== run A ==
// audio_core
module audio_core(
	input clk,          
	input rst,          
	input tick,         
	input tick_1m,      
	input [15:0] accel_z,     
	input accel_valid,        
	output wire beat,   
	output [7:0] LED,   
	input PB_PLY, 	     
	input [3:0]  VOL,	  
	output P,		     
	output [3:0] SEGA,  
	output [7:0] SEGD,  
	output [7:0] BPM,   
	input [15:0] DATA,	  
	output note_req,      
	output song_end       
	);
clock: 10.0 ns
lec_check: 0
cap_margin: 20
core_margin: 3
core_utilization: 35
cts_cluster_diameter: 33
place_density_lb_addon: 0.17
slew_margin: 20
run.sh (not shown) runs the stock make flow with config.mk's settings and CLKGATE_MAP_FILE=.
What run B does differently from run A at the input level:
# run A
export LEC_CHECK = 0
export CAP_MARGIN = 20
export CORE_MARGIN = 3
export CORE_UTILIZATION = 35
export CTS_CLUSTER_DIAMETER = 33
export PLACE_DENSITY_LB_ADDON = 0.17
export SLEW_MARGIN = 20
create_clock -name core_clock -period 10.0 [get_ports {clk}]
# run B
export LEC_CHECK = 0
export ABC_AREA = 1
export CAP_MARGIN = 40
export CORE_ASPECT_RATIO = 1.12
export CORE_MARGIN = 3
export CORE_UTILIZATION = 35
export CTS_CLUSTER_DIAMETER = 242
export GPL_ROUTABILITY_DRIVEN = 1
export GPL_TIMING_DRIVEN = 1
export PLACE_DENSITY_LB_ADDON = 0.07
export SETUP_SLACK_MARGIN = -0.11
export SLEW_MARGIN = 25
create_clock -name core_clock -period 10.0 [get_ports {clk}]
Notes after the runs:
The flow for run B finished, though final verification flagged negative setup slack.
Worst-case setup margin in the final layout for run B: 6.06 ns down relative to run A
Per the comparison of run B with run A, die outline area shrank by 3800 um2, first-pass GRT wire length increased 9500 um, total cell area reported by yosys after synthesis moved down.
Of run A and run B, run B shows the higher wire length on met2, with run A below it.
Compared with run A, run B shows a total area of multi-input combinational cells that is 2100 um2 lower.
Going from run A to run B, die outline height up 3.3%, multi-input combinational gate total increased by 112 relative to the old numbers, synthesized area went down, switching share of power saw an increase, power down 0.00078 W.
Input-level comparison between run C and run B:
# run B
export LEC_CHECK = 0
export ABC_AREA = 1
export CAP_MARGIN = 40
export CORE_ASPECT_RATIO = 1.12
export CORE_MARGIN = 3
export CORE_UTILIZATION = 35
export CTS_CLUSTER_DIAMETER = 242
export GPL_ROUTABILITY_DRIVEN = 1
export GPL_TIMING_DRIVEN = 1
export PLACE_DENSITY_LB_ADDON = 0.07
export SETUP_SLACK_MARGIN = -0.11
export SLEW_MARGIN = 25
create_clock -name core_clock -period 10.0 [get_ports {clk}]
# run C
export LEC_CHECK = 0
export CAP_MARGIN = 20
export CORE_MARGIN = 2
export CORE_UTILIZATION = 56
export SETUP_SLACK_MARGIN = 1.32
export SLEW_MARGIN = 20
create_clock -name core_clock -period 4.8 [get_ports {clk}]
Run C: aborted in global routing (tool error)
Cmp run C and run B / post-synthesis cell type count / lower: run B
Between run C and run B, the area after synthesis is higher for run C.
Sum of net half-perimeters after detailed placement (run B / run C): 1.07
The area fraction in and, or, nand and nor cells number comes out lower for run C vs run B.
Re number of clock buffers inserted by TritonCTS: run C is 2 down on run B.
## Diff of input files: run D against run C
# run C
export LEC_CHECK = 0
export CAP_MARGIN = 20
export CORE_MARGIN = 2
export CORE_UTILIZATION = 56
export SETUP_SLACK_MARGIN = 1.32
export SLEW_MARGIN = 20
create_clock -name core_clock -period 4.8 [get_ports {clk}]
# run D
export LEC_CHECK = 0
export CAP_MARGIN = 20
export CORE_MARGIN = 2
export CORE_UTILIZATION = 72
export PLACE_DENSITY = 0.55
export SETUP_SLACK_MARGIN = 1.54
export SLEW_MARGIN = 20
export TNS_END_PERCENT = 5
create_clock -name core_clock -period 5.15 [get_ports {clk}]
==> comparison <==
- On fraction of synthesized area in multiplexers, run D and run C are basically level.
- Run D is listed as incomplete: the tool reported an error in clock tree synthesis and the run ended there.
- Side by side, area after detailed placement turned out lower in run D than in run C.
- As far as count of unique library cells instantiated by Yosys goes, run D and run C are indistinguishable; the numbers are identical.
- Between run C and run D, total die area decreased.
- Re Yosys chip area: no difference whatsoever between run C and run D.
For run E, these inputs were changed with respect to run D:
# run D
export LEC_CHECK = 0
export CAP_MARGIN = 20
export CORE_MARGIN = 2
export CORE_UTILIZATION = 72
export PLACE_DENSITY = 0.55
export SETUP_SLACK_MARGIN = 1.54
export SLEW_MARGIN = 20
export TNS_END_PERCENT = 5
create_clock -name core_clock -period 5.15 [get_ports {clk}]
# run E
export LEC_CHECK = 0
export CAP_MARGIN = 20
export CORE_MARGIN = 2
export CORE_UTILIZATION = 61
export SLEW_MARGIN = 20
create_clock -name core_clock -period 5.03 [get_ports {clk}]
Notes after the runs:
[compare] base=run D new=run E: starting utilization of the core area decreased 11 points, yosys stat cell total essentially unchanged, global placer's final weighted congestion decreased 0.79%, number of placement rows increased about 8%, post-detailed-placement half-perimeter wirelength decreased 7.2%. Across both runs, die outline area was higher for run E than for run D. Of the runs run E and run D, none of them finished clean. Run E: it failed during global routing, and the tool reported GRT-0232. In the tables for run E and run D, vertical die dimension reads higher with run E. Looking at run E and run D, the I/O pin count is a wash.


Starting RTL as in the previous note.
Settings: LEC_CHECK=0, CAP_MARGIN=20, CORE_MARGIN=2, CORE_UTILIZATION=69, CTS_CLUSTER_DIAMETER=390, CTS_CLUSTER_SIZE=99, PLACE_DENSITY=0.37, SLEW_MARGIN=20; clock period 5.84 ns.
The starting point aborted during global routing (5_1_grt) on GRT-0232.
Next try:
CORE_UTILIZATION = 53   (was 69)
CTS_CLUSTER_DIAMETER = unset   (was 390)
CTS_CLUSTER_SIZE = unset   (was 99)
PLACE_DENSITY = unset   (was 0.37)
SETUP_SLACK_MARGIN = -0.4   (was unset)
clock period = 4.8 ns   (was 5.84 ns; I/O delays follow)
=> The new run produced a layout that fails on negative setup slack; synthesized cell count stays the same; die area climbs by 30%; area after synthesis is unchanged.
Next try:
CORE_UTILIZATION = 64   (was 53)
CTS_CLUSTER_SIZE = 33   (was unset)
HOLD_SLACK_MARGIN = 0.3   (was unset)
SETUP_SLACK_MARGIN = unset   (was -0.4)
clock period = 3.94 ns   (was 4.8 ns; I/O delays follow)
With this change the flow stopped in global routing (5_1_grt) on GRT-0116. Area after synthesis stays the same. Die size came out lower by 17%. Synthesized cell count stays the same.
Next try:
CORE_UTILIZATION = 68   (was 64)
CTS_CLUSTER_DIAMETER = 315   (was unset)
clock period = 3.86 ns   (was 3.94 ns; I/O delays follow)
Result: The new run stopped in clock tree synthesis (4_1_cts). Die area is lower by 5.8%. Synthesized cell count does not change. Area after synthesis is unchanged.


Starting RTL as in the previous note.
make LEC_CHECK=0 ABC_AREA=0 CAP_MARGIN=40 CORE_ASPECT_RATIO=1.12 CORE_MARGIN=3 CORE_UTILIZATION=63 CTS_CLUSTER_DIAMETER=242 GPL_ROUTABILITY_DRIVEN=1 GPL_TIMING_DRIVEN=1 MIN_ROUTING_LAYER=met2 PLACE_DENSITY_LB_ADDON=0.07 SETUP_SLACK_MARGIN=-0.11 SLEW_MARGIN=25 finish   # period 10.0 ns
The first run aborted during global routing (5_1_grt).
Rerun with:
- ABC_AREA: 0 -> not set
- CAP_MARGIN: 40 -> 35
- CELL_PAD_IN_SITES_DETAIL_PLACEMENT: not set -> 2
- CORE_ASPECT_RATIO: 1.12 -> not set
- CORE_MARGIN: 3 -> 2
- CORE_UTILIZATION: 63 -> 40
- CTS_CLUSTER_DIAMETER: 242 -> not set
- GPL_ROUTABILITY_DRIVEN: 1 -> not set
- GPL_TIMING_DRIVEN: 1 -> not set
- MIN_ROUTING_LAYER: met2 -> not set
- PLACE_DENSITY_LB_ADDON: 0.07 -> not set
- SETUP_SLACK_MARGIN: -0.11 -> not set
- SLEW_MARGIN: 25 -> 20
After rerunning: With this change the flow went through all stages and came out clean; synthesized cell count stays the same; area after synthesis stays the same; die size rose by about 53%.


Starting RTL as in the previous note.
Design audio_core, start of the top module:
module audio_core(
	input clk,          
	input rst,          
	input tick,         
	input tick_1m,      
	input [15:0] accel_z,     
	input accel_valid,        
	output wire beat,   
	output [7:0] LED,   
	input PB_PLY, 	     
	input [3:0]  VOL,	  
	output P,		     
	output [3:0] SEGA,  
	output [7:0] SEGD,  
	output [7:0] BPM,   
	input [15:0] DATA,	  
	output note_req,      
	output song_end       
	);
Settings: LEC_CHECK=0, CAP_MARGIN=0, CELL_PAD_IN_SITES_DETAIL_PLACEMENT=2, CELL_PAD_IN_SITES_GLOBAL_PLACEMENT=3, CORE_MARGIN=2, CORE_UTILIZATION=40, GPL_ROUTABILITY_DRIVEN=1, HOLD_SLACK_MARGIN=0.3, MAX_ROUTING_LAYER=met4, SLEW_MARGIN=20, TNS_END_PERCENT=55; clock period 10.2 ns.
The starting point produced a clean layout.
Then changed:
- ABC_AREA: default -> 1
- CAP_MARGIN: 0 -> 15
- CORE_ASPECT_RATIO: default -> 0.57
- CTS_CLUSTER_DIAMETER: default -> 77
- GPL_ROUTABILITY_DRIVEN: 1 -> 0
- HOLD_SLACK_MARGIN: 0.3 -> default
- SETUP_SLACK_MARGIN: default -> -0.5
- SLEW_MARGIN: 20 -> 30
- clock period: 10.2 -> 5.7 ns (I/O delays scaled with it)
The new run ended with an error in global placement without I/O (3_1_place_gp_skip_io) with GPL-0301.
Synthesized cell count came out higher by about 11%.
Die area came out lower by 4.5%.
Area after synthesis came out lower by about 4.7%.
Then changed:
- ABC_AREA: 1 -> default
- CAP_MARGIN: 15 -> 35
- CELL_PAD_IN_SITES_GLOBAL_PLACEMENT: 3 -> default
- CORE_ASPECT_RATIO: 0.57 -> default
- CTS_CLUSTER_DIAMETER: 77 -> default
- GPL_ROUTABILITY_DRIVEN: 0 -> default
- HOLD_SLACK_MARGIN: default -> 0.3
- MAX_ROUTING_LAYER: met4 -> default
- SETUP_SLACK_MARGIN: -0.5 -> default
- SLEW_MARGIN: 30 -> 20
- clock period: 5.7 -> 9.03 ns (I/O delays scaled with it)
What happened:
- The new run finished with setup timing left
- die size climbs by 4.7%
- area after synthesis grows by 4.9%
- synthesized cell count went down by 10%
Then changed:
- CAP_MARGIN: 35 -> 20
- CELL_PAD_IN_SITES_DETAIL_PLACEMENT: 2 -> default
- CORE_UTILIZATION: 40 -> 64
- HOLD_SLACK_MARGIN: 0.3 -> default
- SETUP_SLACK_MARGIN: default -> 2.0
- TNS_END_PERCENT: 55 -> default
- clock period: 9.03 -> 6.78 ns (I/O delays scaled with it)
Effect: Now the flow failed in global routing (5_1_grt). Synthesized area stays the same. Synthesized cell count does not change. Die size came out lower by about 37%.
Then changed:
- ABC_AREA: default -> 1
- CORE_UTILIZATION: 64 -> 52
- PLACE_DENSITY: default -> 0.55
- SETUP_SLACK_MARGIN: 2.0 -> default
- clock period: 6.78 -> 6.53 ns (I/O delays scaled with it)
This time the run finished but fails on setup timing.
Area after synthesis goes down by 4.7%.
Synthesized cell count goes up by 11%.
Die area goes up by 17%.
Then changed:
- ABC_AREA: 1 -> default
- CORE_UTILIZATION: 52 -> 43
- PLACE_DENSITY: 0.55 -> default
- PLACE_DENSITY_LB_ADDON: default -> 0.01
- SETUP_SLACK_MARGIN: default -> 2.92
- clock period: 6.53 -> 10.0 ns (I/O delays scaled with it)
This time the run produced a clean layout.
Clock power shrinks by a quarter to a third.
Fmax grows by well over a third.
Core utilization shrinks by 24 points.
Final cell count shrinks by about a fifth.
Synthesized area grows by a few percent.
Setup slack improves by 11 ns.
Sequential cell count stays the same.
Power shrinks by well over a third.
Non-clock buffer count shrinks by 818.
Register-to-register slack improves by 11 ns.
Count of clock-buffer cells in the layout grows by 3.


Starting RTL as in the previous note.
export LEC_CHECK = 0
export ABC_AREA = 1
export CAP_MARGIN = 20
export CORE_MARGIN = 2
export CORE_UTILIZATION = 69
export CTS_CLUSTER_DIAMETER = 390
export CTS_CLUSTER_SIZE = 99
export PLACE_DENSITY = 0.37
export SETUP_SLACK_MARGIN = -0.34
export SLEW_MARGIN = 20
create_clock -name core_clock -period 4.79 [get_ports {clk}]
The first run aborted during clock tree synthesis (DPL-0038).
Then changed:
- ABC_AREA: 1 -> unset
- CORE_UTILIZATION: 69 -> 64
- CTS_CLUSTER_DIAMETER: 390 -> unset
- CTS_CLUSTER_SIZE: 99 -> unset
- HOLD_SLACK_MARGIN: unset -> 0.3
- PLACE_DENSITY: 0.37 -> unset
- SETUP_SLACK_MARGIN: -0.34 -> -0.3
- clock period: 4.79 -> 4.14 ns (I/O delays scaled with it)
Outcome: With this change the flow failed in global routing (GRT-0116). Area after synthesis grows by 4.9%. Die size is higher by 13%. Synthesized cell count decreases by 10%.


audio_core again, from the RTL that the note above started with.
clock: 11.8 ns
lec_check: 0
cap_margin: 30
cell_pad_in_sites_global_placement: 0
core_aspect_ratio: 0.84
core_margin: 2
core_utilization: 27
cts_cluster_diameter: 361
cts_cluster_size: 72
gpl_routability_driven: 0
gpl_timing_driven: 0
max_routing_layer: met5
min_routing_layer: met2
place_density_lb_addon: 0.17
setup_slack_margin: 1.63
slew_margin: 40
tns_end_percent: 90
The baseline never finished: it broke off in global routing on GRT-0116.
Then changed:
ABC_AREA = 0   (was unset)
CAP_MARGIN = 20   (was 30)
CELL_PAD_IN_SITES_GLOBAL_PLACEMENT = unset   (was 0)
CORE_ASPECT_RATIO = unset   (was 0.84)
CTS_CLUSTER_DIAMETER = unset   (was 361)
CTS_CLUSTER_SIZE = 55   (was 72)
GPL_ROUTABILITY_DRIVEN = unset   (was 0)
GPL_TIMING_DRIVEN = 1   (was 0)
MAX_ROUTING_LAYER = unset   (was met5)
PLACE_DENSITY_LB_ADDON = 0.05   (was 0.17)
SETUP_SLACK_MARGIN = unset   (was 1.63)
SLEW_MARGIN = 20   (was 40)
TNS_END_PERCENT = 70   (was 90)
clock period = 4.79 ns   (was 11.8 ns; I/O delays follow)
What happened: This time the run reached the layout checks and failed them: setup timing. Area after synthesis does not change. Die area hardly moves. Synthesized cell count is unchanged.


Setup of alpha:
audio_core again, from the RTL that the note above started with.
==> flow/config.mk <==
export PLATFORM = sky130hd
export DESIGN_NAME = audio_core
export DESIGN_NICKNAME = audio_core
export VERILOG_FILES = /design/flow/design.v
export SDC_FILE = /design/flow/constraint.sdc
export NUM_CORES = 4
export LEC_CHECK = 0
export ABC_AREA = 1
export CAP_MARGIN = 20
export CORE_MARGIN = 2
export CORE_UTILIZATION = 72
export CTS_CLUSTER_DIAMETER = 380
export CTS_CLUSTER_SIZE = 100
export PLACE_DENSITY_LB_ADDON = 0.04
export SETUP_SLACK_MARGIN = 2.49
export SLEW_MARGIN = 20
==> flow/constraint.sdc <==
create_clock -name core_clock -period 10.0 [get_ports {clk}]
set_input_delay 2.0000 -clock core_clock [delete_from_list [all_inputs] [get_ports {clk}]]
set_output_delay 2.0000 -clock core_clock [all_outputs]
set_load 0.01 [all_outputs]
alpha did not finish: a tool error stopped it during global routing.
Inputs modified between alpha and beta:
Settings: CTS_CLUSTER_DIAMETER: 380 -> unset; CORE_UTILIZATION: 72 -> 35; PLACE_DENSITY_LB_ADDON: 0.04 -> unset; SETUP_SLACK_MARGIN: 2.49 -> unset; PLACE_DENSITY: unset -> 0.55; ABC_AREA: 1 -> unset; CTS_CLUSTER_SIZE: 100 -> unset; the clock period (ns, I/O delays scaled along): 10.0 -> 10.1.
Results
- beta: full flow OK, the timing, DRC and antenna checks passed
- Delta (beta minus alpha): count of cells resized by post-cts repair now smaller, compound-cell area share of the yosys netlist moved up, starting density of the core saw a decrease, number of primary I/O pins stayed essentially flat, number of cells in Yosys stat decreased about 10%.
- Of beta and alpha, alpha shows the higher synthesized cell count, with beta below it.
- Looking only at cell total after placement, and setting everything else aside, the lower value of beta and alpha goes to beta.
- Die size went up by more than 100% going from alpha to beta.
- beta vs alpha: post-synthesis instance area up by a few percent
No activity file was given, so power comes from the tool's default toggle rates.
